`config.mk`:
```
export PLATFORM = sky130hd
export DESIGN_NAME = top
export DESIGN_NICKNAME = top
export VERILOG_FILES = /design/flow/design.v
export SDC_FILE = /design/flow/constraint.sdc
export NUM_CORES = 4
export LEC_CHECK = 0
export ABC_AREA = 1
export CAP_MARGIN = 5
export CORE_MARGIN = 2
export CORE_UTILIZATION = 72
export CTS_CLUSTER_DIAMETER = 258
export PLACE_DENSITY_LB_ADDON = 0.03
export SETUP_SLACK_MARGIN = 4.9
export SLEW_MARGIN = 20
```
`constraint.sdc`:
```
create_clock -name core_clock -period 20.9 [get_ports {clk_i}]
set_input_delay 4.1800 -clock core_clock [delete_from_list [all_inputs] [get_ports {clk_i}]]
set_output_delay 4.1800 -clock core_clock [all_outputs]
set_load 0.01 [all_outputs]
```
`design.v`:
```
`timescale 1ns / 1ps
module xbip_dsp48_macro_0 (
    input wire                 CLK,
    input wire                 CE,
    input wire signed  [7:0]   A,
    input wire signed  [7:0]   B,
    input wire signed  [30:0]  C,
    output wire signed [31:0]  P
);
assign P = A * B + C;
endmodule
`timescale 1ns / 1ps
module MAC(
    input wire rstn_i,
    input wire clk_i,
    input wire dsp_enable_i,
    input wire dsp_valid_i,
    input wire signed [7:0] dsp_input_i,
    input wire signed [7:0] dsp_weight_i,
    output wire valid_o_d,
    output reg done_o,
    output wire signed [31:0] dsp_output_o
);
reg signed [30:0] partial_sum;     
reg signed [31:0] dsp_output;
wire signed [31:0] dsp_temp;
wire dsp_valid_o;
reg [1:0] dsp_valid_delay;
assign dsp_output_o = dsp_output;
assign dsp_valid_o = dsp_valid_delay[0];
assign valid_o_d = dsp_valid_delay[1];
always @(posedge clk_i or negedge rstn_i) begin
    if (!rstn_i) begin
        partial_sum <= 0;
    end else if (valid_o_d) begin
        partial_sum <= 0;
    end else begin
        partial_sum <= $signed ({dsp_temp[31],dsp_temp[29:0]});
    end 
end
always @(posedge clk_i or negedge rstn_i) begin
    if (!rstn_i) begin
        dsp_valid_delay <=0;
    end
    else begin
        dsp_valid_delay[0] <= dsp_valid_i;
        dsp_valid_delay[1] <= dsp_valid_delay[0];
    end
end
always @(posedge clk_i or negedge rstn_i) begin    
    if(!rstn_i) begin
        dsp_output <= 0;
        done_o <= 0;
    end
    else if (dsp_valid_o) begin
        dsp_output <= dsp_temp;
        done_o <= 1;
    end
    else begin
        dsp_output <=0;
        done_o <= 0;
    end
end 
xbip_dsp48_macro_0 DSP_for_MAC (
    .CLK(clk_i),              
    .CE(dsp_enable_i),        
    .A(dsp_input_i),          
    .B(dsp_weight_i),         
    .C(partial_sum),          
    .P(dsp_temp)              
);
endmodule
module Quantize
#(
    parameter WIDTH_INPUT       = 32, 
    parameter WIDTH_OUTPUT      = 8,
    parameter NUM_CALCULATE     = 8,
    parameter SCALIING_FACTOR   = 2408, 
    parameter QUANTIZE_BIT      = 8
)
(
    input wire                              clk_i,           
    input wire                              rstn_i,          
    input wire                              i_q_en,          
    input wire signed   [WIDTH_INPUT-1:0]   din_i,           
    output wire signed  [WIDTH_OUTPUT-1:0]  o_qout,          
    output wire                             o_qvalid,        
    output wire                             done_o           
);
    localparam LOCAL_COUNTER = $clog2(NUM_CALCULATE);  
    reg         [LOCAL_COUNTER-1:0] rCnt;                
    reg signed  [WIDTH_INPUT-1:0]   rScaled;             
    reg signed  [WIDTH_OUTPUT-1:0]  rClipped;            
    reg     rEn_delay;                                   
    reg     q_valid;                                     
    reg     q_done;                                      
    always @(posedge clk_i) begin
        if (!rstn_i) begin
            rEn_delay <= 0;                        
        end else begin
            rEn_delay <= i_q_en;                   
        end
    end
    always @(posedge clk_i or negedge rstn_i) begin
        if (!rstn_i) begin
            rScaled <= 0;                           
        end else if(din_i >= 0) begin
            rScaled <= (din_i + SCALIING_FACTOR / 2) / SCALIING_FACTOR;  
        end else begin
            rScaled <= (din_i - SCALIING_FACTOR / 2) / SCALIING_FACTOR;  
        end
    end
    always @(posedge clk_i) begin
        if (!rstn_i) begin
            q_valid <= 0;                          
            q_done  <= 0;                          
        end else if (rEn_delay) begin
            q_valid <= 1;                          
        end else if (rCnt == NUM_CALCULATE-2) begin
            q_done  <= 1;                           
        end else if (rCnt == NUM_CALCULATE-1) begin
            q_done  <= 0;                           
            q_valid <= 0;                          
        end
    end
    always @(posedge clk_i) begin
        if (!rstn_i) begin
            rCnt    <= 0;                              
        end else if(q_valid) begin
            rCnt <= rCnt + 1;                       
        end else begin
            rCnt <= 0;                              
        end
    end
    always @(posedge clk_i or negedge rstn_i) begin
        if (!rstn_i) begin
            rClipped <= 0;                          
        end else if (q_valid | rEn_delay) begin
            case(rScaled[QUANTIZE_BIT:QUANTIZE_BIT-1])
                2'b01:  begin
                    rClipped <= {(QUANTIZE_BIT-1){1'b1}};  
                end
                2'b10:  begin
                    rClipped <= {1'b1,{(QUANTIZE_BIT-1){1'b0}}};  
                end
                default:    begin
                    rClipped <= rScaled[QUANTIZE_BIT-1:0];  
                end
            endcase
        end else begin
            rClipped <= 0;                          
        end
    end    
    assign o_qvalid = q_valid;                     
    assign done_o   = q_done;                        
    assign o_qout   = rClipped;                      
endmodule
module Dequantize
#(
    parameter WIDTH_INPUT       = 32,
    parameter WIDTH_OUTPUT      = 32,
    parameter SCALIING_FACTOR_X = 2408,   
    parameter SCALIING_FACTOR_Y = 134,    
    parameter NUM_COUNTER_BIT   = 3,
    parameter NUM_CALCULATE     = 4
)
(
    input wire  clk_i,                               
    input wire  rstn_i,                              
    input wire signed   [WIDTH_INPUT-1:0]   din_i,   
    input wire  valid_i,                             
    output wire valid_o,                             
    output wire done_o,                              
    output wire signed  [WIDTH_OUTPUT-1:0]  dout_o   
);
    reg         [NUM_COUNTER_BIT-1:0]   rCnt;            
    reg signed  [WIDTH_OUTPUT-1:0]      rScaled;         
    reg         q_done;                                  
    reg [1:0]   valid_delay;                             
    always @(posedge clk_i or negedge rstn_i) begin
        if (!rstn_i) begin
            rScaled <= 0;
        end else begin
            rScaled <= din_i * SCALIING_FACTOR_X * SCALIING_FACTOR_Y; 
        end
    end
    always @(posedge clk_i or negedge rstn_i) begin
        if (!rstn_i) begin
            q_done <= 0;
        end else if (rCnt == NUM_CALCULATE-2) begin
            q_done <= 1;
        end else if (rCnt == NUM_CALCULATE-1) begin
            q_done <= 0;
        end
    end
    always @(posedge clk_i or negedge rstn_i) begin
        if (!rstn_i) begin
            rCnt <= 0;
        end else if (valid_o) begin
            rCnt <= rCnt + 1;
        end else begin
            rCnt <= 0;
        end
    end
    always @(posedge clk_i or negedge rstn_i) begin
        if (!rstn_i) begin
            valid_delay <= 0;
        end else begin
            valid_delay[0] <= valid_i;
            valid_delay[1] <= valid_delay[0];
        end
    end
    assign done_o = q_done;
    assign valid_o = valid_delay[1];
    assign dout_o = rScaled;
endmodule
module top(
    input wire                  clk_i,           
    input wire                  rstn_i,          
    input wire                  start_i,         
    input wire signed   [31:0]  vector_x_i,      
    input wire signed   [31:0]  quant_w_i,       
    output wire                 done_o,          
    output wire signed  [31:0]  dout_o           
);
wire quantize_done;                        
wire dequantize_done;                      
wire signed [7:0]   quantized_data;          
wire signed [31:0]  mac_out [3:0];           
reg signed  [31:0]  mac_o [3:0];             
wire valid;                                
wire mac_done;                             
wire [3:0] mac_done_w;                     
assign mac_done = mac_done_w[0];
reg q_valid;                               
reg [31:0] q_in;                           
Quantize #(
    .WIDTH_INPUT(32), 
    .WIDTH_OUTPUT(8),
    .NUM_CALCULATE(8),                     
    .SCALIING_FACTOR(2408),                
    .QUANTIZE_BIT(8) 
) quantize_inst (
    .clk_i(clk_i),                         
    .rstn_i(rstn_i),                       
    .i_q_en(start_i),                      
    .din_i(vector_x_i),                    
    .o_qout(quantized_data),               
    .o_qvalid(valid),                      
    .done_o(quantize_done)                 
);
genvar i;
generate 
    for (i = 0; i < 4; i = i + 1) begin : mac_gen
        MAC mymac(
            .clk_i(clk_i),                 
            .rstn_i(rstn_i),               
            .dsp_enable_i(valid),          
            .dsp_valid_i(quantize_done),   
            .dsp_input_i(quantized_data),  
            .dsp_weight_i(quant_w_i[32-1-8*i:32-8*(i+1)]),  
            .done_o(mac_done_w[i]),        
            .dsp_output_o(mac_out[i])      
        );
        always @(posedge clk_i or negedge rstn_i) begin
            if (!rstn_i) begin
                mac_o[i] <= 0;             
            end else if (mac_done) begin
                mac_o[i] <= mac_out[i];    
            end
        end
    end
endgenerate
Dequantize #(
    .WIDTH_INPUT(32),                      
    .WIDTH_OUTPUT(32), 
    .SCALIING_FACTOR_X(2408), 
    .SCALIING_FACTOR_Y(134),
    .NUM_COUNTER_BIT(3),                   
    .NUM_CALCULATE(4) 
) dequantize_inst (
    .clk_i(clk_i),                         
    .rstn_i(rstn_i),                       
    .din_i(q_in),                          
    .valid_i(q_valid),                     
    .done_o(dequantize_done),              
    .dout_o(dout_o)                        
);
reg [1:0] qCnt;                            
always @(posedge clk_i or negedge rstn_i) begin
    if (!rstn_i) begin
        qCnt <= 0;                         
    end else if (q_valid) begin
        qCnt <= qCnt + 1;                  
    end
end
always @(posedge clk_i or negedge rstn_i) begin
    if (!rstn_i) begin
        q_valid <= 0;                      
    end else if (mac_done) begin
        q_valid <= 1;                      
    end else if (qCnt == 3) begin
        q_valid <= 0;                      
    end
end
always @(posedge clk_i or negedge rstn_i) begin
    if (!rstn_i) begin
        q_in <= 0;                         
    end else if (q_valid) begin
        q_in <= mac_o[qCnt];               
    end else begin
        q_in <= 0;                         
    end
end
assign done_o = dequantize_done ? 1 : 0;   
endmodule
```
`run.sh`:
```
#!/bin/bash
# the make line also repeats each setting of config.mk as NAME=value (left out here)
make -C /OpenROAD-flow-scripts/flow DESIGN_CONFIG=/design/flow/config.mk WORK_HOME=/design/flow/orfs CLKGATE_MAP_FILE= finish
```
==> results.ini, run 1 <==
[floorplan]
num_rows = 92
chipArea_sq_mm = 0.0664
core_area_sq_mm = 0.0633
ios = 100
initCoreUtil = 0.732
die_y_um = 258
die_w_um = 258

[job]
drv_cap = 0
warning_count = 41

[worst_setup_path]
reg2reg_from = q_in[3]
end_kind = flip-flop
cp-start-kind = input pin
r2r-end = dequantize_inst.rScaled[31]
max_stage_delay_ns = 0.44
cp.arrival_ns = 21.51
worstPathRequired_ns = 21.36
crit_buf_inv = 27
crit_family = simple AND/OR/NAND/NOR gates
cp_max_fo = 8
path_class = in2reg
crit_top_cell = nand2_4
cp-startpoint = vector_x_i[19]
crit_path_top_delay_cell = clkdlybuf4s50_1
crit_end = quantize_inst.rScaled[8]
worst-r2r-cell-count = 39
cp.depth = 149
r2r_slack_ns = 12.23

[detailed_routing]
drtIter0Drc = 3035
drc = 0
post_drt_wl_per_cell_um = 16.6
drtPass1Iterations = 6
vias = 40200
drt_wl_total_um = 119000
postRouteAntennaNets = 0
viasPerCell = 5.57
num_antenna_cells = 0

[cts]
clkSinkCount = 426
htreeDepth = 2
cts_root_buf = clkbuf_16
cts_tree = built
ctsHoldBuffers = 0
cts_buffers = 43
cts_buffer_depth = 3
clock_latency_ns = 0.60
clkSlewWorstSetupHoldPaths_ns = 0.06

[yosys]
xor_share = 0.0562
most_common_cell = nand2_1
yosysTopAreaCell = dfrtp_1
ys_sh_mux = 0.000297
edf_count = 0
yosys_warnings = 6
syn_area_sq_mm = 0.0463
syn_inst = 5951
synth.top_cell.area_share = 0.227
ys_sh_simple = 0.293
avgSynthCellArea_sq_um = 7.78
yosys_area_sq_mm = 0.0463
ys_ff = 426
top_logic_kind = simple AND/OR/NAND/NOR gates
area_leaders = dfrtp_1 (23%), fa_1 (13%), nand2_1 (12%)
async_reset_ff_frac = 0.986
yosys.area_share.aoi = 0.0659
yosysUniqueCellTypes = 67
ys_seq_share = 0.230
synthAdderAreaFrac = 0.252
ys_cells = 5951
top_cells_by_count = nand2_1 (1478), inv_1 (963), ha_1 (441)
synthFlopType = dfrtp_1

[sta]
whs_ns = 0.355
fin_crit_ns = 21.05
setup_viol = 4
relSlewSlack = 0.284
finalSetupTns_ns = -0.230
worst_pin_slew_ns = 1.07
fin_skew_ns = 0.0300
setup_ws_ns = -0.148
rsz0062_at_grt = true
post-route-period-util = 1.01
drv_slew = 0
fmax_mhz = 47.5
finalHoldViolCount = 0

[hold_path]
worstHoldEndpoint = mac_gen[3].mymac.dsp_valid_delay[0]
min_from = quantize_inst.q_done
hold_path_class = reg2reg
min_delay_path_depth = 0

[cells_and_area]
final_nets = 7152
post-route-util = 0.859
instances_no_fill = 7216
area_growth_syn_to_layout_pct = 17.4

[global_routing]
grt_overflow = 0
grt_pass1_vias = 40600
grt_start_max_net_pins = 162
track_usage = 0.349
grt_pass1_wl_um = 191000
antenna_found_initial = 1

[placed_design]
dp.cells = 7007
gp_congestion = 0.927
hpwlAfterDp_um = 86000
place_ws_ns = -0.737
portBuffers = 95

[outcome]
outcome = finished with violations
failed_checks = negative setup slack

-- per-layer routing --
metal,global-route usage,vias to the layer above,share of wire
li1,-,19200,-
met1,0.442,19300,0.40
met5,0,-,0
met3,0.0339,328,0.056
met4,0.132,0,0.040
met2,0.620,1368,0.50
-- cell type report --
| cell class | count | area (sq um) |
|---|---|---|
| clock inverters | 20 | 255 |
| repair buffers | 471 | 4070 |
| inverters | 1050 | 4040 |
| fillers | 3512 | 8920 |
| flip-flops and latches | 426 | 10600 |
| well taps | 846 | 1060 |
| multi-input cells | 4345 | 33100 |
| clock buffers | 58 | 1190 |
-- metrics by stage --
step,cell area [sq um]
after floorplan,47200
after global placement,50400
after detailed placement,50400
after CTS,52700
after global routing,54400
final,54400
-- what timing repair did --
action                                  in CTS  in global routing
resized                                    100                271
cloned                                       9                  3
buffers inserted                            47                 72
pin swaps                                   73                146
endpoints found under the setup margin       9                  9
==> inputs of run 2 (changes only) <==
ABC_AREA = default   (was 1)
CAP_MARGIN = 20   (was 5)
CORE_UTILIZATION = 40   (was 72)
CTS_CLUSTER_DIAMETER = default   (was 258)
PLACE_DENSITY_LB_ADDON = default   (was 0.03)
SETUP_SLACK_MARGIN = default   (was 4.9)
clock period = 20.8 ns   (was 20.9 ns; I/O delays follow)
==> run 2 against run 1 <==
Still fails the layout checks on negative setup slack; sequential share of layout area shrank 1.3 points; clock skew rose by 0.017 ns; synthesized cell count decreased by 18%; critical path type unchanged; critical endpoint is now quantize_inst.rScaled[6]; largest cell class unchanged.
==> results.ini, run 2 <==
[worst_setup_path]
cp.depth = 90  ; -40%
end_kind = flip-flop
crit_buf_inv = 17  ; -37%
cp_max_fo = 10  ; +2
crit_top_cell = buf_4
r2r-end = dequantize_inst.rScaled[31]
worst-r2r-cell-count = 42  ; +7.7%
max_stage_delay_ns = 0.55  ; +0.11 ns
path_class = in2reg
r2r_slack_ns = 12.18  ; -0.05 ns
crit_end = quantize_inst.rScaled[6]
cp.arrival_ns = 23.42  ; +1.91 ns
worstPathRequired_ns = 21.27  ; -0.09 ns
reg2reg_from = q_in[3]
crit_family = AND-OR/OR-AND gates
cp-start-kind = input pin
cp-startpoint = vector_x_i[31]
crit_path_top_delay_cell = or4b_4

[cts]
ctsHoldBuffers = 0  ; unchanged
cts_root_buf = clkbuf_16
cts_buffers = 45  ; +4.7%
htreeDepth = 2  ; unchanged
clock_latency_ns = 0.59  ; about the same
cts_tree = built
cts_buffer_depth = 3  ; unchanged
clkSlewWorstSetupHoldPaths_ns = 0.06  ; about the same
clkSinkCount = 426  ; unchanged

[placed_design]
portBuffers = 95  ; unchanged
hpwlAfterDp_um = 86900  ; +1.0%
gp_congestion = 0.829  ; -11%
placed_area_sq_mm = 0.0543  ; +7.8%

[yosys]
synthAdderAreaFrac = 0.258  ; +0.00656
edf_count = 0  ; unchanged
yosys_warnings = 6  ; unchanged
ys_sh_mux = 0.0447  ; +0.0444
ys_seq_share = 0.234  ; +0.00413
syn_area_sq_mm = 0.0455  ; -1.8%
avgSynthCellArea_sq_um = 9.35  ; +20%
yosys.area_share.aoi = 0.173  ; +0.107
xor_share = 0.0762  ; +0.0200
yosysUniqueCellTypes = 144  ; +110%
ys_cells = 4864  ; -18%
area_leaders = dfrtp_1 (23%), fa_1 (14%), ha_1 (12%)
async_reset_ff_frac = 0.986  ; unchanged
syn_inst = 4864  ; -18%
yosysTopAreaCell = dfrtp_1
most_common_cell = inv_1
top_logic_kind = adder cells
yosys_area_sq_mm = 0.0455  ; -1.8%
synthFlopType = dfrtp_1
ys_sh_simple = 0.155  ; -0.138
synth.top_cell.area_share = 0.231  ; +0.00408
ys_ff = 426  ; unchanged
top_cells_by_count = inv_1 (516), ha_1 (442), dfrtp_1 (420)

[hold_path]
min_from = dequantize_inst.valid_delay[0]
worstHoldEndpoint = dequantize_inst.valid_delay[1]
min_delay_path_depth = 0  ; unchanged
hold_path_class = reg2reg

[sta]
setup_ws_ns = -2.15  ; -2.00 ns
worst_pin_slew_ns = 1.03  ; -0.0425 ns
fmax_mhz = 43.6
relSlewSlack = 0.312  ; +0.0284
fin_crit_ns = 22.95
rsz0062_at_grt = true
finalHoldViolCount = 0  ; unchanged
setup_viol = 9  ; +5
post-route-period-util = 1.10  ; +0.0963
fin_skew_ns = 0.0469  ; +0.0169 ns
drv_slew = 0  ; unchanged

[floorplan]
num_rows = 123  ; +34%
initCoreUtil = 0.404  ; -0.328
core_area_sq_mm = 0.113  ; +78%
die_y_um = 341  ; +32%
chipArea_sq_mm = 0.116  ; +75%
die_w_um = 341  ; +32%
ios = 100  ; unchanged

[global_routing]
track_usage = 0.189  ; -0.160
grt_pass1_wl_um = 187000  ; -2.1%
antenna_found_initial = 0  ; -1
grt_overflow = 0  ; unchanged
grt_start_max_net_pins = 167  ; +3.1%
grt_pass1_vias = 38600  ; -4.9%

[cells_and_area]
post-route-util = 0.517  ; -0.342
fin_area_sq_mm = 0.0582  ; +7.0%
final_nets = 6554  ; -8.4%
area_growth_syn_to_layout_pct = 27.9

[detailed_routing]
post_drt_wl_per_cell_um = 15.2  ; -7.9%
vias = 37600  ; -6.3%
drt_wl_total_um = 111000  ; -7.2%
num_antenna_cells = 0  ; unchanged
postRouteAntennaNets = 0  ; unchanged
drtIter0Drc = 1934  ; -36%
drc = 0  ; unchanged
drtPass1Iterations = 6  ; unchanged
viasPerCell = 5.18  ; -7.1%

[outcome]
outcome = finished with violations
failed_checks = negative setup slack

[job]
drv_cap = 0  ; unchanged
warning_count = 42  ; +2.4%

==> run 2: area by class of cell <==
class | count | area [sq um]
clock inverters | 16 | 199
inverters | 516 | 1950
multi-input cells | 3756 | 34300
repair buffers | 993 | 7880
fillers | 10400 | 54400
well taps | 1500 | 1880
clock buffers | 66 | 1340
flip-flops and latches | 426 | 10600
==> run 2: layer usage <==
metal  track usage  part of all wire  up-vias
met1         0.250              0.45    18500
met5             0                 0        -
met2         0.341              0.51      510
met4        0.0290             0.012        0
met3        0.0160             0.028      103
li1              -                 -    18600
==> run 2: per-stage QoR <==
step,TNS [ns],instances,hold WS (ns),setup WS (ns)
2_1_floorplan,-16.66,4867,0.329,-2.11
3_3_place_gp,-27.97,7083,0.331,-3.30
3_5_place_dp,-31.40,7083,0.331,-3.69
4_1_cts,-16.96,7227,0.349,-2.05
5_1_grt,-26.12,7273,0.355,-3.06
6_report,-17.96,7273,0.347,-2.15
==> run 2: what timing repair did <==
| action | in CTS | in global routing |
|---|---|---|
| gates resized | 156 | 175 |
| pin swaps | 97 | 91 |
| gates cloned | 2 | 0 |
| endpoints found under the setup margin | 9 | 9 |
| setup buffers | 60 | 47 |
==> inputs of run 3 (changes only) <==
ABC_AREA = 1   (was default)
CORE_UTILIZATION = 71   (was 40)
MAX_ROUTING_LAYER = met4   (was default)
PLACE_DENSITY_LB_ADDON = 0.03   (was default)
SETUP_SLACK_MARGIN = 5.0   (was default)
clock period = 20.3 ns   (was 20.8 ns; I/O delays follow)
==> run 3 against run 2 <==
Global-route usage increased by 18 points; non-clock buffer count is 272 lower; synthesized cell count up 22%; still fails the layout checks on negative setup slack; routed wire length rose by 18%; cell area down 1.7%; register-to-register slack got worse by 0.72 ns; critical path depth up 60; worst hold slack better by 0.026 ns; critical endpoint is now quantize_inst.rScaled[8]; clock-buffer cell count down 8.
==> results.ini, run 3 <==
[outcome]
outcome = finished with violations
failed_checks = negative setup slack

[global_routing]
track_usage = 0.373  ; +0.184
grt_pass1_vias = 41600  ; +7.7%
antenna_found_initial = 5  ; +5
grt_start_max_net_pins = 167  ; unchanged
grt_pass1_wl_um = 199000  ; +6.5%
grt_overflow = 0  ; unchanged

[yosys]
edf_count = 0  ; unchanged
yosysTopAreaCell = dfrtp_1
most_common_cell = nand2_1
ys_cells = 5951  ; +22%
synth.top_cell.area_share = 0.227  ; -0.00408
avgSynthCellArea_sq_um = 7.78  ; -17%
xor_share = 0.0562  ; -0.0200
yosys_area_sq_mm = 0.0463  ; +1.8%
ys_sh_simple = 0.293  ; +0.138
syn_inst = 5951  ; +22%
yosys.area_share.aoi = 0.0659  ; -0.107
async_reset_ff_frac = 0.986  ; unchanged
area_leaders = dfrtp_1 (23%), fa_1 (13%), nand2_1 (12%)
yosys_warnings = 6  ; unchanged
yosysUniqueCellTypes = 67  ; -53%
top_cells_by_count = nand2_1 (1478), inv_1 (963), ha_1 (441)
ys_sh_mux = 0.000297  ; -0.0444
syn_area_sq_mm = 0.0463  ; +1.8%
ys_seq_share = 0.230  ; -0.00413
synthAdderAreaFrac = 0.252  ; -0.00656
ys_ff = 426  ; unchanged
synthFlopType = dfrtp_1
top_logic_kind = simple AND/OR/NAND/NOR gates

[worst_setup_path]
r2r_slack_ns = 11.46  ; -0.72 ns
worstPathRequired_ns = 20.74  ; -0.53 ns
crit_end = quantize_inst.rScaled[8]
reg2reg_from = q_in[3]
cp.arrival_ns = 21.42  ; -2.00 ns
worst-r2r-cell-count = 39  ; -7.1%
crit_family = simple AND/OR/NAND/NOR gates
path_class = in2reg
end_kind = flip-flop
crit_buf_inv = 31  ; +14
max_stage_delay_ns = 0.32  ; -0.23 ns
cp-start-kind = input pin
cp-startpoint = vector_x_i[31]
r2r-end = dequantize_inst.rScaled[31]
cp.depth = 150  ; +67%
crit_top_cell = nand2_4
cp_max_fo = 8  ; -2
crit_path_top_delay_cell = xor2_1

[hold_path]
hold_path_class = reg2reg
min_from = dequantize_inst.valid_delay[0]
worstHoldEndpoint = dequantize_inst.valid_delay[1]
min_delay_path_depth = 0  ; unchanged

[floorplan]
chipArea_sq_mm = 0.0673  ; -42%
ios = 100  ; unchanged
core_area_sq_mm = 0.0645  ; -43%
die_y_um = 259  ; -24%
die_w_um = 259  ; -24%
initCoreUtil = 0.718  ; +0.315
num_rows = 93  ; -24%

[cells_and_area]
instances_no_fill = 7479  ; +2.8%
fin_area_sq_mm = 0.0572  ; -1.7%
final_nets = 7401  ; +13%
area_growth_syn_to_layout_pct = 23.5

[sta]
drv_slew = 0  ; unchanged
relSlewSlack = 0.269  ; -0.0426
fmax_mhz = 47.7
worst_pin_slew_ns = 1.10  ; +0.0639 ns
post-route-period-util = 1.03  ; -0.0698
whs_ns = 0.373  ; +0.0262 ns
rsz0062_at_grt = true
fin_skew_ns = 0.0254  ; -0.0215 ns
finalHoldViolCount = 0  ; unchanged
setup_viol = 9  ; unchanged
fin_crit_ns = 20.98
setup_ws_ns = -0.680  ; +1.47 ns

[cts]
clkSlewWorstSetupHoldPaths_ns = 0.06  ; about the same
cts_buffer_depth = 3  ; unchanged
htreeDepth = 2  ; unchanged
cts_buffers = 43  ; -4.4%
clock_latency_ns = 0.59  ; about the same
ctsHoldBuffers = 0  ; unchanged
cts_root_buf = clkbuf_16
cts_tree = built
clkSinkCount = 426  ; unchanged

[detailed_routing]
drtIter0Drc = 3368  ; +74%
postRouteAntennaNets = 0  ; unchanged
drt_wl_total_um = 131000  ; +18%
drtPass1Iterations = 7  ; +1
post_drt_wl_per_cell_um = 17.5  ; +15%
drc = 0  ; unchanged
vias = 42100  ; +12%
viasPerCell = 5.62  ; +8.7%

[job]
warning_count = 41  ; -2.4%
drv_cap = 0  ; unchanged

[placed_design]
dp.cells = 7250  ; +2.4%
placed_area_sq_mm = 0.0522  ; -3.9%
portBuffers = 95  ; unchanged
gp_congestion = 0.918  ; +11%
hpwlAfterDp_um = 91000  ; +4.8%

[run 3: through the flow]
step | TNS [ns] | util | setup slack (ns)
after floorplan | 0 | - | 0.829
after global placement | -1.76 | 0.809 | -0.410
after detailed placement | -5.96 | 0.809 | -0.954
after CTS | 0 | 0.846 | 0.107
after global routing | -11.82 | 0.888 | -1.58
final | -3.61 | 0.888 | -0.680
[run 3: timing repair]
action,CTS,global route
pin swaps,55,208
gates resized,128,442
cloned,7,4
setup buffers,31,104
endpoints found under the setup margin,9,9
[run 3: layout make-up]
class                   count  area (sq um)
diodes                      5          12.5
multi-input cells        4344         33800
fillers                  3201          7240
clock inverters            20           294
inverters                1050          4050
flip-flops and latches    426         10600
repair buffers            721          6140
well taps                 855          1070
clock buffers              58          1190
[run 3: layer usage]
| layer | wire, um | global-route usage | vias up |
|---|---|---|---|
| met5 | 0 | - | - |
| met4 | 6220 | 0.147 | 0 |
| met3 | 8060 | 0.0414 | 460 |
| met2 | 65500 | 0.633 | 1665 |
| met1 | 51200 | 0.459 | 20300 |
| li1 | - | - | 19700 |
==> inputs of run 4 (changes only) <==
CORE_ASPECT_RATIO = 0.75   (was default)
CORE_UTILIZATION = 67   (was 71)
CTS_CLUSTER_DIAMETER = 338   (was default)
GPL_ROUTABILITY_DRIVEN = 0   (was default)
MAX_ROUTING_LAYER = default   (was met4)
PLACE_DENSITY_LB_ADDON = default   (was 0.03)
SETUP_SLACK_MARGIN = -1.51   (was 5.0)
clock period = 20.6 ns   (was 20.3 ns; I/O delays follow)
==> run 4 against run 3 <==
The layout still fails its checks (negative setup slack); clock-buffer cell count down 1; via count down 6.3%; core utilization down 9.3 points; sequential cell count unchanged; synthesized area unchanged; critical path type unchanged; largest cell class unchanged.
==> results.ini, run 4 <==
[global_routing]
grt_pass1_wl_um = 186000  ; -6.5%
grt_overflow = 0  ; unchanged
track_usage = 0.319  ; -0.0548
grt_pass1_vias = 38000  ; -8.6%
antenna_found_initial = 2  ; -3
grt_start_max_net_pins = 150  ; -10%

[worst_setup_path]
crit_buf_inv = 31  ; unchanged
crit_path_top_delay_cell = clkdlybuf4s50_1
worstPathRequired_ns = 21.06  ; +0.32 ns
cp.depth = 152  ; +1.3%
cp-startpoint = vector_x_i[3]
cp.arrival_ns = 21.64  ; +0.22 ns
r2r-end = dequantize_inst.rScaled[31]
reg2reg_from = q_in[3]
cp-start-kind = input pin
crit_top_cell = nand2_4
crit_family = simple AND/OR/NAND/NOR gates
end_kind = flip-flop
r2r_slack_ns = 11.97  ; +0.51 ns
max_stage_delay_ns = 0.43  ; +0.11 ns
path_class = in2reg
crit_end = quantize_inst.rScaled[8]
worst-r2r-cell-count = 39  ; unchanged
cp_max_fo = 11  ; +3

[sta]
fmax_mhz = 47.2
fin_skew_ns = 0.0206  ; -0.00484 ns
worst_pin_slew_ns = 1.09  ; -0.00988 ns
finalSetupTns_ns = -2.87  ; +0.739 ns
finalHoldViolCount = 0  ; unchanged
post-route-period-util = 1.03  ; -0.00551
fin_crit_ns = 21.18
relSlewSlack = 0.273  ; +0.00413
drv_slew = 0  ; unchanged
setup_viol = 8  ; -1
whs_ns = 0.375  ; +0.00232 ns
setup_ws_ns = -0.576  ; +0.103 ns

[floorplan]
core_area_sq_mm = 0.0684  ; +6.2%
initCoreUtil = 0.677  ; -0.0417
chipArea_sq_mm = 0.0713  ; +5.9%
die_y_um = 232  ; -11%
die_w_um = 308  ; +19%
ios = 100  ; unchanged
num_rows = 83  ; -11%

[hold_path]
min_delay_path_depth = 0  ; unchanged
hold_path_class = reg2reg
min_from = quantize_inst.q_done
worstHoldEndpoint = mac_gen[3].mymac.dsp_valid_delay[0]

[job]
warning_count = 40  ; -2.4%
drv_cap = 0  ; unchanged

[yosys]
synthAdderAreaFrac = 0.252  ; unchanged
area_leaders = dfrtp_1 (23%), fa_1 (13%), nand2_1 (12%)
edf_count = 0  ; unchanged
async_reset_ff_frac = 0.986  ; unchanged
syn_area_sq_mm = 0.0463  ; unchanged
yosys_area_sq_mm = 0.0463  ; unchanged
top_cells_by_count = nand2_1 (1478), inv_1 (963), ha_1 (441)
yosysUniqueCellTypes = 67  ; unchanged
most_common_cell = nand2_1
yosysTopAreaCell = dfrtp_1
ys_sh_mux = 0.000297  ; unchanged
yosys.area_share.aoi = 0.0659  ; unchanged
synthFlopType = dfrtp_1
syn_inst = 5951  ; unchanged
xor_share = 0.0562  ; unchanged
ys_ff = 426  ; unchanged
ys_seq_share = 0.230  ; unchanged
ys_sh_simple = 0.293  ; unchanged
top_logic_kind = simple AND/OR/NAND/NOR gates
yosys_warnings = 6  ; unchanged
avgSynthCellArea_sq_um = 7.78  ; unchanged
ys_cells = 5951  ; unchanged
synth.top_cell.area_share = 0.227  ; unchanged

[cells_and_area]
mi_logic_area_sq_mm = 0.0318  ; -6.1%
area_growth_syn_to_layout_pct = 17.4
final_nets = 7344  ; -0.77%
nFillCells = 4869  ; +52%
flop_area_sq_mm = 0.0106  ; unchanged
fin_area_sq_mm = 0.0544  ; -5.0%
post-route-util = 0.795  ; -0.0929

[detailed_routing]
drt_wl_total_um = 114000  ; -13%
vias = 39400  ; -6.3%
drtIter0Drc = 2957  ; -12%
drc = 0  ; unchanged
num_antenna_cells = 0  ; -5
viasPerCell = 5.29  ; -5.9%
post_drt_wl_per_cell_um = 15.2  ; -13%
drtPass1Iterations = 6  ; -1
postRouteAntennaNets = 0  ; unchanged

[cts]
cts_buffers = 42  ; -2.3%
clkSlewWorstSetupHoldPaths_ns = 0.07  ; about the same
cts_tree = built
ctsHoldBuffers = 0  ; unchanged
htreeDepth = 2  ; unchanged
clkSinkCount = 426  ; unchanged
clock_latency_ns = 0.57  ; -0.02 ns
cts_root_buf = clkbuf_16
cts_buffer_depth = 3  ; unchanged

[placed_design]
portBuffers = 95  ; unchanged
placed_area_sq_mm = 0.0517  ; -0.87%
hpwlAfterDp_um = 88800  ; -2.4%

[outcome]
failed_checks = negative setup slack
outcome = finished with violations

[run 4: cell type report]
| cell class | count | area share |
|---|---|---|
| clock buffer | 57 | 0.0217 |
| clock inverter | 17 | 0.00359 |
| inverter | 1050 | 0.0738 |
| multi-input combinational | 4344 | 0.584 |
| sequential | 426 | 0.196 |
| tap | 892 | 0.0205 |
| timing repair buffer | 665 | 0.101 |
[run 4: per-stage QoR]
step,setup WS [ns],std cells
2_1_floorplan,0.286,5954
3_3_place_gp,-0.423,7324
3_5_place_dp,-1.14,7324
4_1_cts,-0.645,7398
5_1_grt,-1.82,7451
6_report,-0.576,7451
[run 4: per-layer routing]
layer	up-vias	global-route usage	routed length (um)
met4	2	0.0503	1580
li1	19500	-	-
met5	-	0	13
met1	18700	0.492	55000
met3	121	0.0587	8530
met2	1077	0.473	48500
[run 4: repair_timing]
| action | 4_1_cts | 5_1_grt |
|---|---|---|
| gates resized | 0 | 165 |
| endpoints found under the setup margin | 0 | 9 |
| setup buffers | 0 | 55 |
==> inputs of run 5 (changes only) <==
ABC_AREA = default   (was 1)
CAP_MARGIN = 30   (was 20)
CORE_ASPECT_RATIO = 0.5   (was 0.75)
CORE_UTILIZATION = 40   (was 67)
CTS_CLUSTER_DIAMETER = default   (was 338)
CTS_CLUSTER_SIZE = 11   (was default)
GPL_ROUTABILITY_DRIVEN = default   (was 0)
SETUP_SLACK_MARGIN = -2.0   (was -1.51)
TNS_END_PERCENT = 30   (was default)
clock period = 33.0 ns   (was 20.6 ns; I/O delays follow)
==> run 5 against run 4 <==
The run now finishes clean; final cell count fell by 14%; non-clock buffer count fell by 518; core utilization fell by 36 points; worst hold slack got worse by 0.029 ns; synthesized area fell by 1.8%; setup slack improved by 1.4 ns; synthesized cell count fell by 18%; clock skew rose by 0.0059 ns; clock-buffer cell count fell by 3; first-iteration DRC count fell by 38%.
==> results.ini, run 5 <==
[outcome]
outcome = no timing/DRC/antenna violations

[cells_and_area]
nFillCells = 10900  ; +120%
area_growth_syn_to_layout_pct = 8.86
final_nets = 5710  ; -22%

[sta]
finalHoldViolCount = 0  ; unchanged
relSlewSlack = 0.343  ; +0.0693
finalSetupTns_ns = 0  ; +2.87 ns
fin_skew_ns = 0.0264  ; +0.00585 ns
fin_crit_ns = 32.19
setup_viol = 0  ; -8
post-route-period-util = 0.975  ; -0.0526
worst_pin_slew_ns = 0.986  ; -0.100 ns
whs_ns = 0.346  ; -0.0294 ns
setup_ws_ns = 0.811  ; +1.39 ns
fmax_mhz = 31.1
drv_slew = 0  ; unchanged

[yosys]
top_logic_kind = adder cells
async_reset_ff_frac = 0.986  ; unchanged
yosysTopAreaCell = dfrtp_1
edf_count = 0  ; unchanged
ys_sh_mux = 0.0447  ; +0.0444
synthFlopType = dfrtp_1
yosys_area_sq_mm = 0.0455  ; -1.8%
area_leaders = dfrtp_1 (23%), fa_1 (14%), ha_1 (12%)
most_common_cell = inv_1
syn_inst = 4864  ; -18%
yosysUniqueCellTypes = 144  ; +110%
ys_seq_share = 0.234  ; +0.00413
top_cells_by_count = inv_1 (516), ha_1 (442), dfrtp_1 (420)
xor_share = 0.0762  ; +0.0200
avgSynthCellArea_sq_um = 9.35  ; +20%
ys_cells = 4864  ; -18%
synth.top_cell.area_share = 0.231  ; +0.00408
synthAdderAreaFrac = 0.258  ; +0.00656
ys_ff = 426  ; unchanged
syn_area_sq_mm = 0.0455  ; -1.8%
yosys.area_share.aoi = 0.173  ; +0.107
ys_sh_simple = 0.155  ; -0.138
yosys_warnings = 6  ; unchanged

[cts]
cts_buffer_depth = 3  ; unchanged
cts_root_buf = clkbuf_16
postCtsSetupBuffers = 0  ; unchanged
clkSinkCount = 426  ; unchanged
cts_tree = built
htreeDepth = 2  ; unchanged
ctsResizeCount = 0  ; unchanged
clock_latency_ns = 0.60  ; +0.03 ns
clkSlewWorstSetupHoldPaths_ns = 0.06  ; about the same
cts_buffers = 48  ; +14%
ctsHoldBuffers = 0  ; unchanged

[detailed_routing]
post_drt_wl_per_cell_um = 16.2  ; +6.2%
postRouteAntennaNets = 0  ; unchanged
vias = 34600  ; -12%
drt_wl_total_um = 104000  ; -8.5%
drtPass1Iterations = 7  ; +1
viasPerCell = 5.39  ; +1.8%
drc = 0  ; unchanged
drtIter0Drc = 1833  ; -38%

[worst_setup_path]
cp-start-kind = input pin
cp.arrival_ns = 32.65  ; +11.01 ns
crit_buf_inv = 2  ; -94%
worst-r2r-cell-count = 42  ; +7.7%
crit_top_cell = a21oi_1
path_class = in2reg
cp-startpoint = vector_x_i[31]
end_kind = flip-flop
crit_end = quantize_inst.rScaled[8]
max_stage_delay_ns = 0.98  ; +0.55 ns
crit_family = AND-OR/OR-AND gates
cp_max_fo = 19  ; +8
crit_path_top_delay_cell = clkdlybuf4s50_1
reg2reg_from = q_in[3]
worstPathRequired_ns = 33.46  ; +12.40 ns
r2r-end = dequantize_inst.rScaled[31]
r2r_slack_ns = 24.46  ; +12.49 ns
cp.depth = 79  ; -48%

[floorplan]
initCoreUtil = 0.403  ; -0.273
chipArea_sq_mm = 0.117  ; +64%
die_w_um = 481  ; +56%
num_rows = 87  ; +4.8%
core_area_sq_mm = 0.113  ; +65%
ios = 100  ; unchanged
die_y_um = 242  ; +4.7%

[placed_design]
portBuffers = 95  ; unchanged
hpwlAfterDp_um = 81600  ; -8.1%
place_ws_ns = 0.366  ; +1.51 ns
gp_congestion = 0.866

[job]
drv_cap = 0  ; unchanged
warning_count = 39  ; -2.5%

[hold_path]
hold_path_class = reg2reg
min_from = quantize_inst.q_done
worstHoldEndpoint = mac_gen[3].mymac.dsp_valid_delay[0]
min_delay_path_depth = 0  ; unchanged

[global_routing]
grt_pass1_vias = 35200  ; -7.5%
grt_pass1_wl_um = 176000  ; -5.4%
grt_overflow = 0  ; unchanged
grt_start_max_net_pins = 114  ; -24%
antenna_found_initial = 1  ; -1
track_usage = 0.178  ; -0.140

-- run 5: area by class of cell --
cell class                      count  area, sq um  share of cell area
Clock inverter                     12          171             0.00346
Clock buffer                       54         1260              0.0255
Multi-Input combinational cell   3755        32200               0.650
Antenna cell                        1         2.50           0.0000505
Sequential cell                   426        10600               0.215
Timing Repair Buffer              147         1420              0.0287
Inverter                          516         1940              0.0391
Tap cell                         1513         1890              0.0382
-- run 5: through the flow --
stage / std cells / util / cell area [sq um]
2_1_floorplan: 4867 / - / 45500
3_3_place_gp: 6344 / 0.425 / 47900
3_5_place_dp: 6346 / 0.425 / 47900
4_1_cts: 6412 / 0.438 / 49400
5_1_grt: 6423 / 0.439 / 49500
6_report: 6424 / 0.439 / 49500
-- run 5: layer usage --
metal / vias to the layer above / part of all wire / GRT usage
li1: 16800 / - / -
met1: 17100 / 0.47 / 0.247
met2: 575 / 0.48 / 0.305
met3: 113 / 0.033 / 0.0161
met4: 0 / 0.014 / 0.0331
met5: - / 0 / 0
==> inputs of run 6 (changes only) <==
ABC_AREA = 1   (was default)
CAP_MARGIN = 20   (was 30)
CORE_ASPECT_RATIO = 0.75   (was 0.5)
CORE_UTILIZATION = 72   (was 40)
CTS_CLUSTER_DIAMETER = 338   (was default)
CTS_CLUSTER_SIZE = default   (was 11)
GPL_ROUTABILITY_DRIVEN = 0   (was default)
HOLD_SLACK_MARGIN = 0.29   (was default)
SETUP_SLACK_MARGIN = -1.51   (was -2.0)
TNS_END_PERCENT = default   (was 30)
clock period = 18.0 ns   (was 33.0 ns; I/O delays follow)
==> run 6 against run 5 <==
The layout now fails its checks (negative setup slack); setup slack got worse by 3.3 ns; largest cell class unchanged; synthesized area grew 1.8%; die area shrank 43%; routed wire length grew 17%; critical path depth is 74 higher; sequential cell count did not move; cell area rose by 10%; non-clock buffer count grew 524; synthesized cell count up 22%.
==> results.ini, run 6 <==
[sta]
fin_crit_ns = 20.51
relSlewSlack = 0.266  ; -0.0766
worst_pin_slew_ns = 1.10  ; +0.115 ns
setup_viol = 9  ; +9
fin_skew_ns = 0.0178  ; -0.00862 ns
drv_slew = 0  ; unchanged
post-route-period-util = 1.14  ; +0.164
fmax_mhz = 48.8
finalHoldViolCount = 0  ; unchanged
rsz0062_at_grt = true
whs_ns = 0.356  ; +0.00993 ns
setup_ws_ns = -2.51  ; -3.32 ns

[floorplan]
initCoreUtil = 0.728  ; +0.324
num_rows = 80  ; -8.0%
die_y_um = 224  ; -7.8%
die_w_um = 297  ; -38%
core_area_sq_mm = 0.0637  ; -44%
chipArea_sq_mm = 0.0664  ; -43%
ios = 100  ; unchanged

[yosys]
most_common_cell = nand2_1
xor_share = 0.0562  ; -0.0200
synthFlopType = dfrtp_1
synthAdderAreaFrac = 0.252  ; -0.00656
top_cells_by_count = nand2_1 (1478), inv_1 (963), ha_1 (441)
synth.top_cell.area_share = 0.227  ; -0.00408
yosysTopAreaCell = dfrtp_1
ys_sh_mux = 0.000297  ; -0.0444
area_leaders = dfrtp_1 (23%), fa_1 (13%), nand2_1 (12%)
syn_area_sq_mm = 0.0463  ; +1.8%
yosys_area_sq_mm = 0.0463  ; +1.8%
yosys.area_share.aoi = 0.0659  ; -0.107
ys_sh_simple = 0.293  ; +0.138
yosysUniqueCellTypes = 67  ; -53%
top_logic_kind = simple AND/OR/NAND/NOR gates
edf_count = 0  ; unchanged
syn_inst = 5951  ; +22%
ys_cells = 5951  ; +22%
ys_ff = 426  ; unchanged
yosys_warnings = 6  ; unchanged
async_reset_ff_frac = 0.986  ; unchanged
ys_seq_share = 0.230  ; -0.00413
avgSynthCellArea_sq_um = 7.78  ; -17%

[cts]
ctsHoldBuffers = 0  ; unchanged
clock_latency_ns = 0.57  ; -0.03 ns
cts_buffer_depth = 3  ; unchanged
cts_root_buf = clkbuf_16
cts_tree = built
clkSlewWorstSetupHoldPaths_ns = 0.07  ; about the same
clkSinkCount = 426  ; unchanged
htreeDepth = 2  ; unchanged
cts_buffers = 42  ; -13%

[global_routing]
grt_pass1_wl_um = 197000  ; +12%
grt_start_max_net_pins = 187  ; +64%
grt_overflow = 0  ; unchanged
track_usage = 0.359  ; +0.180
antenna_found_initial = 2  ; +1
grt_pass1_vias = 40500  ; +15%

[worst_setup_path]
worstPathRequired_ns = 18.45  ; -15.01 ns
cp_max_fo = 9  ; -10
cp-startpoint = vector_x_i[20]
max_stage_delay_ns = 0.46  ; -0.52 ns
crit_family = simple AND/OR/NAND/NOR gates
path_class = in2reg
crit_end = quantize_inst.rScaled[6]
r2r_slack_ns = 9.43  ; -15.03 ns
end_kind = flip-flop
crit_buf_inv = 34  ; +32
worst-r2r-cell-count = 39  ; -7.1%
reg2reg_from = q_in[4]
crit_path_top_delay_cell = clkdlybuf4s50_1
crit_top_cell = nand2_1
cp-start-kind = input pin
r2r-end = dequantize_inst.rScaled[30]
cp.arrival_ns = 20.96  ; -11.69 ns
cp.depth = 153  ; +94%

[hold_path]
min_delay_path_depth = 0  ; unchanged
worstHoldEndpoint = dequantize_inst.valid_delay[1]
hold_path_class = reg2reg
min_from = dequantize_inst.valid_delay[0]

[placed_design]
place_ws_ns = -3.20  ; -3.57 ns
hpwlAfterDp_um = 91100  ; +12%
placed_area_sq_mm = 0.0516  ; +7.6%
portBuffers = 95  ; unchanged

[outcome]
outcome = finished with violations
failed_checks = negative setup slack

[detailed_routing]
drc = 0  ; unchanged
drt_wl_total_um = 121000  ; +17%
viasPerCell = 5.53  ; +2.6%
vias = 41100  ; +19%
post_drt_wl_per_cell_um = 16.3  ; +0.98%
drtIter0Drc = 3542  ; +93%
drtPass1Iterations = 6  ; -1
postRouteAntennaNets = 0  ; unchanged

[job]
warning_count = 41  ; +5.1%
drv_cap = 0  ; unchanged

[cells_and_area]
post-route-util = 0.858  ; +0.418
area_growth_syn_to_layout_pct = 17.9
final_nets = 7347  ; +29%
fin_area_sq_mm = 0.0546  ; +10%

[run 6: final cells by class]
class	instances	area (sq um)
multi-input cells	4341	31900
flip-flops and latches	426	10600
fillers	3737	9070
repair buffers	671	5510
inverters	1050	4010
clock buffers	52	1180
well taps	861	1080
clock inverters	24	248
diodes	1	2.50
[run 6: per-stage QoR]
| step | TNS [ns] | instances |
|---|---|---|
| finish | -20.30 | 7426 |
| global route | -31.49 | 7425 |
| CTS | -15.38 | 7384 |
| detailed placement | -26.16 | 7288 |
| floorplan | -10.24 | 5954 |
| global placement | -20.65 | 7288 |
[run 6: layer usage]
| layer | GRT usage | vias to the layer above | share of wire | routed length [um] |
|---|---|---|---|---|
| met5 | 0 | - | 0.00022 | 27 |
| met4 | 0.0674 | 4 | 0.018 | 2240 |
| met3 | 0.0656 | 198 | 0.089 | 10800 |
| met2 | 0.568 | 1534 | 0.46 | 55200 |
| met1 | 0.522 | 19800 | 0.44 | 53100 |
| li1 | - | 19600 | - | - |
[run 6: repair_timing]
item	in CTS	in global routing
pin swaps	19	47
resized	56	169
buffers inserted	22	36
gates cloned	2	6
endpoints found under the setup margin	9	9
==> inputs of run 7 (changes only) <==
ABC_AREA = default   (was 1)
CELL_PAD_IN_SITES_DETAIL_PLACEMENT = 0   (was default)
CELL_PAD_IN_SITES_GLOBAL_PLACEMENT = 3   (was default)
CORE_ASPECT_RATIO = 0.93   (was 0.75)
CORE_UTILIZATION = 40   (was 72)
CTS_CLUSTER_DIAMETER = 216   (was 338)
HOLD_SLACK_MARGIN = default   (was 0.29)
SETUP_SLACK_MARGIN = default   (was -1.51)
TNS_END_PERCENT = 10   (was default)
clock period = 33.0 ns   (was 18.0 ns; I/O delays follow)
==> run 7 against run 6 <==
The run now finishes clean; sequential cell count is the same; worst hold slack got worse by 0.011 ns; die area increased by 75%; final cell count shrank 13%; synthesized cell count fell by 18%; clock skew grew 0.014 ns; global-route usage shrank 16 points; critical path type unchanged.
==> results.ini, run 7 <==
[detailed_routing]
num_antenna_cells = 0  ; -1
drc = 0  ; unchanged
vias = 34000  ; -17%
viasPerCell = 5.26  ; -4.8%
post_drt_wl_per_cell_um = 17.4  ; +6.7%
drtPass1Iterations = 5  ; -1
drt_wl_total_um = 113000  ; -7.2%
drtIter0Drc = 1662  ; -53%
postRouteAntennaNets = 0  ; unchanged

[placed_design]
hpwlAfterDp_um = 88100  ; -3.2%
dp.cells = 6368  ; -13%
portBuffers = 95  ; unchanged
place_ws_ns = 1.28  ; +4.48 ns

[yosys]
synthAdderAreaFrac = 0.258  ; +0.00656
syn_area_sq_mm = 0.0455  ; -1.8%
synthFlopType = dfrtp_1
async_reset_ff_frac = 0.986  ; unchanged
area_leaders = dfrtp_1 (23%), fa_1 (14%), ha_1 (12%)
synth.top_cell.area_share = 0.231  ; +0.00408
top_cells_by_count = inv_1 (516), ha_1 (442), dfrtp_1 (420)
top_logic_kind = adder cells
ys_cells = 4864  ; -18%
yosysUniqueCellTypes = 144  ; +110%
syn_inst = 4864  ; -18%
yosys_area_sq_mm = 0.0455  ; -1.8%
most_common_cell = inv_1
ys_ff = 426  ; unchanged
ys_sh_simple = 0.155  ; -0.138
yosys_warnings = 6  ; unchanged
yosysTopAreaCell = dfrtp_1
ys_sh_mux = 0.0447  ; +0.0444
ys_seq_share = 0.234  ; +0.00413
edf_count = 0  ; unchanged
xor_share = 0.0762  ; +0.0200
avgSynthCellArea_sq_um = 9.35  ; +20%
yosys.area_share.aoi = 0.173  ; +0.107

[sta]
relSlewSlack = 0.338  ; +0.0721
fin_skew_ns = 0.0323  ; +0.0145 ns
setup_ws_ns = 2.46  ; +4.97 ns
fin_crit_ns = 30.54
fmax_mhz = 32.7
post-route-period-util = 0.925  ; -0.214
setup_viol = 0  ; -9
worst_pin_slew_ns = 0.993  ; -0.108 ns
drv_slew = 0  ; unchanged
finalHoldViolCount = 0  ; unchanged

[worst_setup_path]
worstPathRequired_ns = 33.45  ; +15.00 ns
crit_path_top_delay_cell = or3_1
r2r-end = dequantize_inst.rScaled[31]
reg2reg_from = q_in[3]
cp-startpoint = vector_x_i[31]
max_stage_delay_ns = 0.56  ; +0.10 ns
crit_end = quantize_inst.rScaled[8]
cp_max_fo = 25  ; +16
worst-r2r-cell-count = 42  ; +7.7%
r2r_slack_ns = 24.33  ; +14.90 ns
path_class = in2reg
cp.arrival_ns = 30.99  ; +10.03 ns
cp.depth = 83  ; -46%
crit_family = AND-OR/OR-AND gates
crit_buf_inv = 7  ; -79%
cp-start-kind = input pin
end_kind = flip-flop

[hold_path]
hold_path_class = reg2reg
min_from = quantize_inst.q_done
worstHoldEndpoint = mac_gen[3].mymac.dsp_valid_delay[0]
min_delay_path_depth = 0  ; unchanged

[cts]
cts_tree = built
clock_latency_ns = 0.61  ; +0.04 ns
cts_root_buf = clkbuf_16
cts_buffer_depth = 3  ; unchanged
clkSinkCount = 426  ; unchanged
cts_buffers = 50  ; +19%
htreeDepth = 2  ; unchanged
clkSlewWorstSetupHoldPaths_ns = 0.05  ; -0.02 ns

[global_routing]
antenna_found_initial = 0  ; -2
busiest_layer = met2
grt.met1_usage = 0.273  ; -0.249
gr-usage-met2 = 0.337  ; -0.230
grt_pass1_vias = 34900  ; -14%
grt_overflow = 0  ; unchanged
track_usage = 0.196  ; -0.162
grt_pass1_wl_um = 188000  ; -4.2%
grt_start_max_net_pins = 95  ; -49%
grtUsageMet3 = 0.0153  ; -0.0503

[job]
drv_cap = 0  ; unchanged
warning_count = 37  ; -9.8%

[floorplan]
ios = 100  ; unchanged
num_rows = 119  ; +49%
initCoreUtil = 0.403  ; -0.325
die_w_um = 354  ; +19%
core_area_sq_mm = 0.113  ; +78%
chipArea_sq_mm = 0.116  ; +75%
die_y_um = 329  ; +47%

[cells_and_area]
nFillCells = 11100  ; +200%
area_growth_syn_to_layout_pct = 9.69
instances_no_fill = 6461  ; -13%
final_nets = 5724  ; -22%

[outcome]
outcome = no timing/DRC/antenna violations

[run 7: layout make-up]
type	count	area, sq um	area share
inverters	516	1940	0.0388
clock inverters	26	375	0.00752
multi-input cells	3755	32200	0.646
flip-flops and latches	426	10600	0.213
repair buffers	159	1440	0.0288
well taps	1512	1890	0.0379
clock buffers	67	1400	0.0280
[run 7: through the flow]
stage,hold slack (ns),util,TNS [ns],cell area (sq um)
floorplan,0.329,-,0,45500
global placement,0.333,0.426,0,48100
detailed placement,0.339,0.426,0,48100
CTS,0.346,0.441,0,49900
global route,0.350,0.442,-0.0220,49900
finish,0.345,0.442,0,49900
[run 7: metal layers]
layer  wire [um]  vias up
met5           0        -
met4        1800        0
met3        2810       84
met2       54500      395
met1       53600    16600
li1            -    16900
[run 7: what timing repair did]
item / in CTS / in global routing
gates resized: 0 / 5
setup buffers: 0 / 0
hold buffers: 0 / 0
endpoints found under the setup margin: 0 / 6
==> inputs of run 8 (changes only) <==
CAP_MARGIN = 5   (was 20)
CELL_PAD_IN_SITES_DETAIL_PLACEMENT = default   (was 0)
CELL_PAD_IN_SITES_GLOBAL_PLACEMENT = default   (was 3)
CORE_ASPECT_RATIO = default   (was 0.93)
CORE_UTILIZATION = 72   (was 40)
CTS_CLUSTER_DIAMETER = 98   (was 216)
GPL_ROUTABILITY_DRIVEN = default   (was 0)
TNS_END_PERCENT = default   (was 10)
clock period = 11.5 ns   (was 33.0 ns; I/O delays follow)
==> run 8 against run 7 <==
Now fails the layout checks on negative setup slack; final cell count rose by 2.2%; sequential share of layout area fell by 2.9 points; non-clock buffer count rose by 820; worst hold slack improved by 0.016 ns; clock skew fell by 0.011 ns; die area fell by 44%; global-route usage rose by 22 points; routed wire length rose by 36%; clock-buffer cell count fell by 10; sequential cell count did not move.
==> results.ini, run 8 <==
[yosys]
syn_inst = 4864  ; unchanged
top_logic_kind = adder cells
area_leaders = dfrtp_1 (23%), fa_1 (14%), ha_1 (12%)
top_cells_by_count = inv_1 (516), ha_1 (442), dfrtp_1 (420)
async_reset_ff_frac = 0.986  ; unchanged
yosys_area_sq_mm = 0.0455  ; unchanged
ys_seq_share = 0.234  ; unchanged
yosysUniqueCellTypes = 144  ; unchanged
yosys_warnings = 6  ; unchanged
edf_count = 0  ; unchanged
ys_ff = 426  ; unchanged
yosysTopAreaCell = dfrtp_1
most_common_cell = inv_1
ys_sh_mux = 0.0447  ; unchanged
synthFlopType = dfrtp_1
synthAdderAreaFrac = 0.258  ; unchanged
syn_area_sq_mm = 0.0455  ; unchanged
ys_cells = 4864  ; unchanged
avgSynthCellArea_sq_um = 9.35  ; unchanged
yosys.area_share.aoi = 0.173  ; unchanged
ys_sh_simple = 0.155  ; unchanged
synth.top_cell.area_share = 0.231  ; unchanged
xor_share = 0.0762  ; unchanged

[cts]
clkSinkCount = 426  ; unchanged
cts_buffer_depth = 3  ; unchanged
clock_latency_ns = 0.59  ; -0.02 ns
clkSlewWorstSetupHoldPaths_ns = 0.06  ; about the same
ctsHoldBuffers = 0  ; unchanged
cts_buffers = 42  ; -16%
cts_tree = built
htreeDepth = 2  ; unchanged
cts_root_buf = clkbuf_16

[worst_setup_path]
crit_family = AND-OR/OR-AND gates
worst-r2r-cell-count = 40  ; -4.8%
cp.depth = 95  ; +14%
crit_buf_inv = 22  ; +15
cp_max_fo = 10  ; -60%
cp-start-kind = input pin
r2r-end = dequantize_inst.rScaled[31]
r2r_slack_ns = 1.04  ; -23.29 ns
crit_path_top_delay_cell = or4b_1
worstPathRequired_ns = 11.99  ; -21.46 ns
path_class = in2reg
cp-startpoint = vector_x_i[31]
cp.arrival_ns = 22.49  ; -8.50 ns
crit_end = quantize_inst.rScaled[8]
max_stage_delay_ns = 0.54  ; -0.02 ns
reg2reg_from = q_in[3]
end_kind = flip-flop
crit_top_cell = buf_4

[placed_design]
dp.cells = 6405  ; +0.58%
hpwlAfterDp_um = 92800  ; +5.3%
gp_congestion = 0.923
portBuffers = 95  ; unchanged
placed_area_sq_mm = 0.0533  ; +11%

[global_routing]
grt_pass1_wl_um = 223000  ; +19%
antenna_found_initial = 5  ; +5
track_usage = 0.419  ; +0.223
grt_pass1_vias = 44400  ; +27%
grt_start_max_net_pins = 145  ; +53%
grt_overflow = 0  ; unchanged

[sta]
relSlewSlack = 0.230  ; -0.108
whs_ns = 0.361  ; +0.0158 ns
setup_ws_ns = -10.50  ; -12.96 ns
fmax_mhz = 45.5
finalHoldViolCount = 0  ; unchanged
post-route-period-util = 1.91  ; +0.987
fin_crit_ns = 21.99
fin_skew_ns = 0.0213  ; -0.0110 ns
drv_slew = 0  ; unchanged
setup_viol = 9  ; +9
rsz0062_at_grt = true
worst_pin_slew_ns = 1.15  ; +0.162 ns

[hold_path]
min_delay_path_depth = 0  ; unchanged
worstHoldEndpoint = mac_gen[3].mymac.dsp_valid_delay[0]
min_from = quantize_inst.q_done
hold_path_class = reg2reg

[floorplan]
core_area_sq_mm = 0.0627  ; -44%
num_rows = 92  ; -23%
ios = 100  ; unchanged
chipArea_sq_mm = 0.0652  ; -44%
initCoreUtil = 0.725  ; +0.323
die_w_um = 255  ; -28%
die_y_um = 255  ; -22%

[cells_and_area]
post-route-util = 0.920  ; +0.478
instances_no_fill = 6602  ; +2.2%
area_growth_syn_to_layout_pct = 26.9
final_nets = 6537  ; +14%
mi_logic_area_sq_mm = 0.0348  ; +7.8%
flop_area_sq_mm = 0.0106  ; about the same
nFillCells = 2360  ; -79%
fin_area_sq_mm = 0.0577  ; +16%

[job]
drv_cap = 0  ; unchanged
warning_count = 51  ; +38%

[detailed_routing]
viasPerCell = 6.66  ; +26%
drt_wl_total_um = 153000  ; +36%
drc = 0  ; unchanged
vias = 43900  ; +29%
post_drt_wl_per_cell_um = 23.2  ; +33%
drtPass1Iterations = 9  ; +4
postRouteAntennaNets = 0  ; unchanged
drtIter0Drc = 4902  ; +190%

[outcome]
outcome = finished with violations
failed_checks = negative setup slack

==> run 8: repair_timing <==
action,CTS,global route
buffers inserted,43,76
endpoints found under the setup margin,9,9
gates cloned,2,0
pin swaps,64,146
resized,124,278
==> run 8: through the flow <==
step	TNS, ns	setup slack [ns]
after floorplan	-83.62	-9.55
after global placement	-91.37	-10.37
after detailed placement	-97.36	-11.06
after CTS	-83.65	-9.51
after global routing	-99.37	-11.25
final	-92.71	-10.50
==> run 8: routing by layer <==
layer	global-route usage	routed length, um	vias to the layer above
met3	0.0646	12500	1197
met2	0.732	74700	3043
met4	0.280	13900	6
met1	0.476	52200	21200
met5	0	41	-
li1	-	-	18500
==> run 8: cell type report <==
type / count / area share
Clock inverter: 20 / 0.00451
Clock buffer: 57 / 0.0208
Multi-Input combinational cell: 3756 / 0.602
Tap cell: 846 / 0.0183
Timing Repair Buffer: 979 / 0.136
Antenna cell: 2 / 0.0000867
Inverter: 516 / 0.0336
Sequential cell: 426 / 0.184
